==> try-violet: inputs <==
## SP_wocg
module SP_wocg(
	clk,
	rst_n,
	in_valid,
	in_data,
	in_mode,
	out_valid,
	out_data
);
input clk, rst_n, in_valid;
input [2:0] in_mode;
input [8:0] in_data;
output reg out_valid;
output reg [8:0] out_data;
genvar idx;
integer i;
localparam IDLE = 4'b0000;
localparam INV  = 4'b0001;
localparam MUL  = 4'b0010;
localparam SORT = 4'b0100;
localparam SUM  = 4'b1000;
reg [3:0] cur_state,next_state;
reg [4:0] cnt;
reg [2:0] cnt_data;
reg [8:0] data_temp;
reg [10:0] data_sum [0:5]; 
reg [2:0] mode_r;
wire idle_state = cur_state == IDLE;
wire inv_in_valid  = cur_state[0] && cnt < 6;
wire mul_in_valid  = cur_state[1] && cnt < 6;
wire sort_in_valid = cur_state[2] && cnt < 6;
wire sum_in_valid  = cur_state[3] && cnt < 6;
wire inv_out_valid,mul_out_valid,sort_out_valid;
wire [8:0] inv_out_data,mul_out_data,sort_out_data;
wire [8:0] sum_mod_out_w;   
wire inv_done  = cur_state[0] && cnt == 'd18;
wire mul_done  = cur_state[1] && cnt == 'd12;
wire sort_done = cur_state[2] && cnt == 'd11;
reg  sum_done ;
wire mode0_cnt_flag = cur_state[3] && mode_r == 'd0 && cnt == 'd5;
  ...
clock: 5.19 ns
lec_check: 0
abc_area: 1
cap_margin: 40
cell_pad_in_sites_global_placement: 0
core_margin: 2
core_utilization: 70
max_routing_layer: met4
place_density: 0.64
setup_slack_margin: -0.42
slew_margin: 20
synth_memory_max_bits: 16384
run.sh (not shown) runs the stock make flow with config.mk's settings and CLKGATE_MAP_FILE=.
==> try-harbor (differences from try-violet) <==
- ABC_AREA: 1 -> not set
- CAP_MARGIN: 40 -> 10
- CELL_PAD_IN_SITES_GLOBAL_PLACEMENT: 0 -> 1
- CTS_CLUSTER_SIZE: not set -> 35
- MAX_ROUTING_LAYER: met4 -> not set
- SETUP_SLACK_MARGIN: -0.42 -> 0.97
==> flow/constraint.sdc (replaced) <==
create_clock -name core_clock -period 6.64 [get_ports {clk}]
set_input_delay 1.3280 -clock core_clock [delete_from_list [all_inputs] [get_ports {clk}]]
set_output_delay 1.3280 -clock core_clock [all_outputs]
set_load 0.01 [all_outputs]
==> try-raven (differences from try-violet) <==
- ABC_AREA: 1 -> not set
- CAP_MARGIN: 40 -> 20
- CELL_PAD_IN_SITES_GLOBAL_PLACEMENT: 0 -> not set
- CORE_UTILIZATION: 70 -> 40
- MAX_ROUTING_LAYER: met4 -> not set
- PLACE_DENSITY: 0.64 -> not set
- SETUP_SLACK_MARGIN: -0.42 -> not set
==> flow/constraint.sdc (replaced) <==
create_clock -name core_clock -period 7.58 [get_ports {clk}]
set_input_delay 1.5160 -clock core_clock [delete_from_list [all_inputs] [get_ports {clk}]]
set_output_delay 1.5160 -clock core_clock [all_outputs]
set_load 0.01 [all_outputs]
==> run notes <==
run metrics: status=stopped before the end, Stop stage=5_1_grt, Error=[ERROR GRT-0232] Routing congestion too high. Check the congestion heatmap in the GUI., register area share after synthesis=0.217
The numbers above come from try-violet.

==> run notes <==
run metrics: status=stopped before the end, Stop stage=3_1_place_gp_skip_io, Error=[ERROR GPL-0301] Utilization 101.817 % exceeds 100%., syn nets=7824, Die X=about 300 µm, register area share after synthesis=0.218
The numbers above come from try-harbor.

==> run notes <==
run metrics: status=no timing/DRC/antenna violations, Non-clock buffer share=0.0226, first-pass GRT wire length=293000 µm, register area share after synthesis=0.218, Longest Clk Path Bufs=3, Diodes inserted=0
The numbers above come from try-raven.



==> build 95: inputs <==
Starting RTL as in the previous note.
==> flow/config.mk <==
export PLATFORM = sky130hd
export DESIGN_NAME = SP_wocg
export DESIGN_NICKNAME = SP_wocg
export VERILOG_FILES = /design/flow/design.v
export SDC_FILE = /design/flow/constraint.sdc
export NUM_CORES = 4
export LEC_CHECK = 0
export ABC_AREA = 1
export CAP_MARGIN = 20
export CORE_MARGIN = 2
export CORE_UTILIZATION = 64
export SETUP_SLACK_MARGIN = -0.37
export SLEW_MARGIN = 20
export SYNTH_MEMORY_MAX_BITS = 16384
==> flow/constraint.sdc <==
create_clock -name core_clock -period 5.76 [get_ports {clk}]
set_input_delay 1.1520 -clock core_clock [delete_from_list [all_inputs] [get_ports {clk}]]
set_output_delay 1.1520 -clock core_clock [all_outputs]
set_load 0.01 [all_outputs]
==> trial 46 (differences from build 95) <==
--- a/flow/config.mk
+++ b/flow/config.mk
@@ -7,8 +7,8 @@
 export LEC_CHECK = 0
-export ABC_AREA = 1
 export CAP_MARGIN = 20
 export CORE_MARGIN = 2
-export CORE_UTILIZATION = 64
-export SETUP_SLACK_MARGIN = -0.37
+export CORE_UTILIZATION = 72
+export PLACE_DENSITY = 0.4
 export SLEW_MARGIN = 20
 export SYNTH_MEMORY_MAX_BITS = 16384
+export TNS_END_PERCENT = 5
==> flow/constraint.sdc (replaced) <==
create_clock -name core_clock -period 5.17 [get_ports {clk}]
set_input_delay 1.0340 -clock core_clock [delete_from_list [all_inputs] [get_ports {clk}]]
set_output_delay 1.0340 -clock core_clock [all_outputs]
set_load 0.01 [all_outputs]
==> build 19 (differences from build 95) <==
--- a/flow/config.mk
+++ b/flow/config.mk
@@ -11,3 +11,3 @@
 export CORE_UTILIZATION = 64
-export SETUP_SLACK_MARGIN = -0.37
+export SETUP_SLACK_MARGIN = 1.88
 export SLEW_MARGIN = 20
==> flow/constraint.sdc (replaced) <==
create_clock -name core_clock -period 8.26 [get_ports {clk}]
set_input_delay 1.6520 -clock core_clock [delete_from_list [all_inputs] [get_ports {clk}]]
set_output_delay 1.6520 -clock core_clock [all_outputs]
set_load 0.01 [all_outputs]
==> build 25 (differences from build 95) <==
--- a/flow/config.mk
+++ b/flow/config.mk
@@ -10,4 +10,4 @@
 export CORE_MARGIN = 2
-export CORE_UTILIZATION = 64
-export SETUP_SLACK_MARGIN = -0.37
+export CORE_UTILIZATION = 72
+export CTS_CLUSTER_DIAMETER = 225
 export SLEW_MARGIN = 20
==> flow/constraint.sdc (replaced) <==
create_clock -name core_clock -period 2.68 [get_ports {clk}]
set_input_delay 0.5360 -clock core_clock [delete_from_list [all_inputs] [get_ports {clk}]]
set_output_delay 0.5360 -clock core_clock [all_outputs]
set_load 0.01 [all_outputs]
==> impl_metrics.yaml <==
# yosys + openroad results
status:
  lastStage: "4_1_cts"
  outcome: "did not finish"
  error: "[ERROR DPL-0038] Utilization greater than 100%, impossible to legalize"
place:
  dp_hpwl_mm: 192.2
synthesis:
  yosys-stat-area_mm2: 0.06005
  simple_gate_share_pct: 23.79
  ys_top_cells_by_count: "2,080 x nand2_1, 1,531 x inv_1, 703 x nor2_1"
Source of the figures above: build 25

==> impl_metrics.yaml <==
# yosys + openroad results
status:
  outcome: "did not finish"
  lastStage: "5_1_grt"
  error: "[ERROR GRT-0116] Global routing finished with congestion. Check the congestion regions in the DRC Viewer."
synthesis:
  synth_area_per_cell_um2: 8.705
  xor_share_pct: 4.262
  simple_gate_share_pct: 15.17
  ys_top_cells_by_count: "739 x nand2_1, 694 x inv_1, 589 x nor2_1"
  ys_types: 122
  fp_nets: 7824
place:
  dp_hpwl_mm: 163.2
global_route:
  grtUsageMet1_pct: 73.47
clock_tree:
  numCtsBuffers: 60
Source of the figures above: trial 46

==> impl_metrics.yaml <==
# generated from flow reports
synthesis:
  synth_area_per_cell_um2: 7.113
  ys_top_cells_by_count: "2,080 x nand2_1, 1,531 x inv_1, 703 x nor2_1"
  simple_gate_share_pct: 23.79
  synth_top_cell_by_area: "dfrtp_1"
sta:
  final.setup.worst_slack_ns: -0.2087
  finalSetupViolations: 12
status:
  outcome: "finished with violations"
  check.faults: "setup timing"
critical_path:
  crit_path_end_kind: "register"
cells_and_area:
  clock_cell_area_share_pct: 3.258
worst_hold_path:
  whs_path_depth: 0
place:
  dp_hpwl_mm: 140.0
clock_tree:
  ctsResizeCount: 1
Source of the figures above: build 95

==> impl_metrics.yaml <==
# generated from flow reports
cells_and_area:
  num-nonclk-inverters: 1588
  largest_cell_class: "logic gates"
place:
  dpl_cell_area_mm2: 0.06161
  dp_hpwl_mm: 134.8
global_route:
  top_usage_layer: "met2"
  grt_overflow_total: 0
  grt_max_degree: 171
status:
  outcome: "finished clean"
synthesis:
  yosys-stat-area_mm2: 0.06005
  simple_gate_share_pct: 23.79
  ys_top_cells_by_count: "2,080 x nand2_1, 1,531 x inv_1, 703 x nor2_1"
Source of the figures above: build 19

